==> try-willow: inputs <==
Design riscv, start of the top module:
module riscv #(
    parameter logic[31:0] BootVector = 32'h0000_0000
)(
    input logic clk,
    input logic reset,
    output logic halted,
    input logic unhalt,
    output logic[31:0] i_addr,
    input logic[31:0] i_data,
    output logic[31:0] d_addr,
    output logic[31:0] d_wdata,
    output logic[3:0] d_wstrb,
    input logic[31:0] d_rdata
);
==> flow/config.mk <==
export PLATFORM = sky130hd
export DESIGN_NAME = riscv
export DESIGN_NICKNAME = riscv
export VERILOG_FILES = /design/flow/design.v
export SDC_FILE = /design/flow/constraint.sdc
export NUM_CORES = 4
export LEC_CHECK = 0
export CAP_MARGIN = 20
export CORE_ASPECT_RATIO = 1.84
export CORE_MARGIN = 9
export CORE_UTILIZATION = 40
export CTS_CLUSTER_SIZE = 17
export GPL_ROUTABILITY_DRIVEN = 0
export GPL_TIMING_DRIVEN = 0
export PLACE_DENSITY_LB_ADDON = 0.18
export SLEW_MARGIN = 20
==> flow/constraint.sdc <==
create_clock -name core_clock -period 10.0 [get_ports {clk}]
set_input_delay 2.0000 -clock core_clock [delete_from_list [all_inputs] [get_ports {clk}]]
set_output_delay 2.0000 -clock core_clock [all_outputs]
set_load 0.01 [all_outputs]
run.sh (not shown) runs the stock make flow with config.mk's settings and CLKGATE_MAP_FILE=.
==> try-pepper: changes against try-willow <==
==> flow/config.mk (replaced) <==
export PLATFORM = sky130hd
export DESIGN_NAME = riscv
export DESIGN_NICKNAME = riscv
export VERILOG_FILES = /design/flow/design.v
export SDC_FILE = /design/flow/constraint.sdc
export NUM_CORES = 4
export LEC_CHECK = 0
export CAP_MARGIN = 20
export CORE_MARGIN = 2
export CORE_UTILIZATION = 68
export CTS_CLUSTER_SIZE = 37
export SETUP_SLACK_MARGIN = -0.33
export SLEW_MARGIN = 20
==> flow/constraint.sdc (replaced) <==
create_clock -name core_clock -period 5.29 [get_ports {clk}]
set_input_delay 1.0580 -clock core_clock [delete_from_list [all_inputs] [get_ports {clk}]]
set_output_delay 1.0580 -clock core_clock [all_outputs]
set_load 0.01 [all_outputs]
==> try-tundra: changes against try-willow <==
==> flow/config.mk (replaced) <==
export PLATFORM = sky130hd
export DESIGN_NAME = riscv
export DESIGN_NICKNAME = riscv
export VERILOG_FILES = /design/flow/design.v
export SDC_FILE = /design/flow/constraint.sdc
export NUM_CORES = 4
export LEC_CHECK = 0
export CAP_MARGIN = 20
export CORE_MARGIN = 2
export CORE_UTILIZATION = 59
export SETUP_SLACK_MARGIN = 1.74
export SLEW_MARGIN = 20
==> flow/constraint.sdc (replaced) <==
create_clock -name core_clock -period 6.93 [get_ports {clk}]
set_input_delay 1.3860 -clock core_clock [delete_from_list [all_inputs] [get_ports {clk}]]
set_output_delay 1.3860 -clock core_clock [all_outputs]
set_load 0.01 [all_outputs]
==> ci_impl_report.md <==
### Yosys + OpenROAD results

| Metric | Value |
|---|---|
| Status | `aborted with a tool error` |
| CTS Buffer Depth | `3` |
| Failed at | `global routing` |
| CTS buffer count | `149` |
| Log Error | `[ERROR GRT-0116] Global routing finished with congestion. Check the congestion regions in the DRC Viewer.` |
| Die width | `343 um` |
| DP Cell Count | `7340` |
| FP Util | `68.5%` |
| Post-place instance area | `86900 um2` |
-- figures above: try-pepper

==> ci_impl_report.md <==
### Flow metrics

| Metric | Value |
|---|---|
| Status | `finished clean` |
| Hold EP | `de_reg.flope.q[28]` |
| Die width | `368 um` |
| Top sig layer | `met5` |
| PortBufs | `163` |
| Sequential share of cell area | `48.5%` |
| FF-to-FF Start | `de_reg.flope.q[200]` |
| Flop area | `43900 um2` |
| Pwr Total | `0.0295 W` |
| Number of diodes | `2` |
| CTS Buffer Depth | `3` |
| DP Cell Count | `7128` |
| FP Util | `59.5%` |
| Logic gate share of total power | `32.9%` |
| CTS buffer count | `156` |
| Largest net degree at the start of global routing | `178` |
| Metal3 WL | `38500 um` |
| Top area cell types | `edfxtp_1, mux4_2, dfrtp_1` |
| Post-place instance area | `83500 um2` |
-- figures above: try-tundra

==> ci_impl_report.md <==
### Flow metrics

| Metric | Value |
|---|---|
| Status | `finished clean` |
| CTS Buffer Depth | `4` |
| DP Cell Count | `8111` |
| Grt met3 use | `8.84%` |
| Non-CTS buffers | `751` |
| Final min period | `9.46 ns` |
| Die width | `344 um` |
| Tightest Pin Transition | `1.33 ns` |
| CTS buffer count | `142` |
| Comb group | `0.00700 W` |
| Post-place instance area | `85700 um2` |
| Sequential share of cell area | `48.4%` |
| Logic inverters | `139` |
| GR Layer Usage met2 | `53.8%` |
| FP Util | `40.3%` |
-- figures above: try-willow



==> inputs of run R <==
Starting RTL as in the previous note.
clock: 5.95 ns
lec_check: 0
cap_margin: 20
core_margin: 2
core_utilization: 71
cts_cluster_size: 36
setup_slack_margin: 1.74
slew_margin: 20
==> run Z (differences from run R) <==
CORE_UTILIZATION = 59   (was 71)
CTS_CLUSTER_SIZE = 14   (was 36)
SETUP_SLACK_MARGIN = 1.28   (was 1.74)
==> flow/constraint.sdc (replaced) <==
create_clock -name core_clock -period 5.11 [get_ports {clk}]
set_input_delay 1.0220 -clock core_clock [delete_from_list [all_inputs] [get_ports {clk}]]
set_output_delay 1.0220 -clock core_clock [all_outputs]
set_load 0.01 [all_outputs]
==> results <==
Run R failed in global routing (5_1_grt). Run Z finished but fails on negative setup slack. Synthesized area is the same in run Z and run R. Synthesized cell count is the same in run Z and run R. Between run Z and run R, the lower die size is in run R (gap 20%, measured against run R).
==> figures <==
quantity                                                    run R                     run Z
Placed instance count                                        7209                      7703
Number of post-CTS setup repair buffers                       102                        30
Std-Cell Core Area                                   109000 sq um              131000 sq um
Die width                                                  336 um                    368 um
Floorplan core density                                      71.7%                     59.5%
RD Place Congestion                                          1.09                      1.05
Placement Cell Area                                   86100 sq um               88300 sq um
DP Wirelength                                              271 mm                    201 mm
Chip height                                                336 um                    368 um
Worst Setup Slack post-DPL                                -789 ps                   -877 ps
Cells resized by post-CTS repair                              482                       187
Run status                                         did not finish  finished with violations
Last stage reached                       global routing (5_1_grt)                         -
Layout check failures                                           -      negative setup slack
Area of the die                                      113000 sq um              136000 sq um
Total CTS buffers                                             147                       152
Row count                                                     121                       133


==> exp/pepper <==
riscv again, from the RTL that the note above started with.
clock: 4.63 ns
lec_check: 0
cap_margin: 10
core_margin: 2
core_utilization: 66
cts_cluster_size: 40
setup_slack_margin: -0.42
slew_margin: 20
==> exp/yarrow: changes against exp/pepper <==
CAP_MARGIN = 20   (was 10)
CELL_PAD_IN_SITES_DETAIL_PLACEMENT = 2   (was default)
CORE_UTILIZATION = 40   (was 66)
CTS_CLUSTER_DIAMETER = 191   (was default)
CTS_CLUSTER_SIZE = default   (was 40)
MAX_ROUTING_LAYER = met4   (was default)
SETUP_SLACK_MARGIN = 2.78   (was -0.42)
SLEW_MARGIN = 40   (was 20)
==> flow/constraint.sdc (replaced) <==
create_clock -name core_clock -period 10.0 [get_ports {clk}]
set_input_delay 2.0000 -clock core_clock [delete_from_list [all_inputs] [get_ports {clk}]]
set_output_delay 2.0000 -clock core_clock [all_outputs]
set_load 0.01 [all_outputs]
==> datasheet_impl.txt <==
Summary of implementation characteristics

Parameter                              Value

Outcome
  Run status    stopped before the end
  Terminating stage of the flow    5_1_grt
  First reported error    [ERROR GRT-0116] Global routing finished with congestion. Check the congestion regions in the DRC Viewer.

Floorplanning
  Number of core rows    126

GRT
  Met3 usage    54.5%
the above is filed under exp/pepper

==> datasheet_impl.txt <==
Physical implementation characteristics

Parameter                              Value

Critical path
  Setup slack of the worst register-to-register path    2.81 ns
  Worst-path cell chain    or2_2, xnor2_1, ha_1, nand2_1, a2111oi_0, mux2_2, a21oi_4, o211ai_1, nor4b_2, or2_2, a211oi_1, a2111oi_0, o22ai_1, nand4_1, nor4_4, buf_4, nand3_1, o21a_1, o211ai_1, nand2_1

Power
  Comb. pwr    between 6 and 7 mW

Clock tree
  CTS Buf Count    156

GRT
  Antenna violations before repair    15
  Met3 usage    8.72%

Outcome
  Run status    complete, no violations

Final layout
  Area growth from synthesis to layout    13.6%
  Largest cell class    flip-flops and latches

Floorplanning
  Number of core rows    162
the above is filed under exp/yarrow



==> inputs of job 5410 <==
Starting RTL as in the previous note.
==> flow/config.mk <==
export PLATFORM = sky130hd
export DESIGN_NAME = riscv
export DESIGN_NICKNAME = riscv
export VERILOG_FILES = /design/flow/design.v
export SDC_FILE = /design/flow/constraint.sdc
export NUM_CORES = 4
export LEC_CHECK = 0
export ABC_AREA = 1
export CAP_MARGIN = 20
export CORE_ASPECT_RATIO = 1.33
export CORE_MARGIN = 2
export CORE_UTILIZATION = 59
export SLEW_MARGIN = 20
==> flow/constraint.sdc <==
create_clock -name core_clock -period 4.56 [get_ports {clk}]
set_input_delay 0.9120 -clock core_clock [delete_from_list [all_inputs] [get_ports {clk}]]
set_output_delay 0.9120 -clock core_clock [all_outputs]
set_load 0.01 [all_outputs]
==> job 7388: changes against job 5410 <==
Settings changed: ABC_AREA 1 to unset, CAP_MARGIN 20 to 5, CORE_ASPECT_RATIO 1.33 to unset, CORE_UTILIZATION 59 to 70, CTS_CLUSTER_SIZE set to 37.
==> flow/constraint.sdc (replaced) <==
create_clock -name core_clock -period 5.29 [get_ports {clk}]
set_input_delay 1.0580 -clock core_clock [delete_from_list [all_inputs] [get_ports {clk}]]
set_output_delay 1.0580 -clock core_clock [all_outputs]
set_load 0.01 [all_outputs]
==> notes <==
- Job 7388 did not get past 5_1_grt. Job 5410 finished with setup timing left.
- Die size: job 7388 is lower than job 5410 (about 17%).
- In job 5410 the synthesized cell count is larger than in job 7388, by 67%.
- Synthesized area: job 5410 is higher than job 7388 (about 2%).
==> figures <==
Result of the run: job 5410 failed layout checks; job 7388 aborted with a tool error
Failing step: job 5410 -; job 7388 5_1_grt
Violated checks: job 5410 setup timing; job 7388 -
Area of the chip: job 5410 138200 µm²; job 7388 114500 µm²
Share of cell area taken by muxes after synthesis: job 5410 0%; job 7388 21.75%
Placement Setup Slack: job 5410 -0.7160 ns; job 7388 -1.410 ns
Number of distinct library cells after synthesis: job 5410 65; job 7388 111
Avg Inst Size Synth: job 5410 9.052 µm²; job 7388 14.85 µm²
Starting utilization of the core area: job 5410 59.45%; job 7388 70.60%
Adder-cell share of the synthesized area: job 5410 2.026%; job 7388 2.066%
Cell area after synthesis: job 5410 79790 µm²; job 7388 78240 µm²
Row Count: job 5410 155; job 7388 122
Chip Area, Yosys: job 5410 79790 µm²; job 7388 78240 µm²
Cell total in the yosys stat output: job 5410 8815; job 7388 5268
Power is estimated from default activity; no workload was simulated.
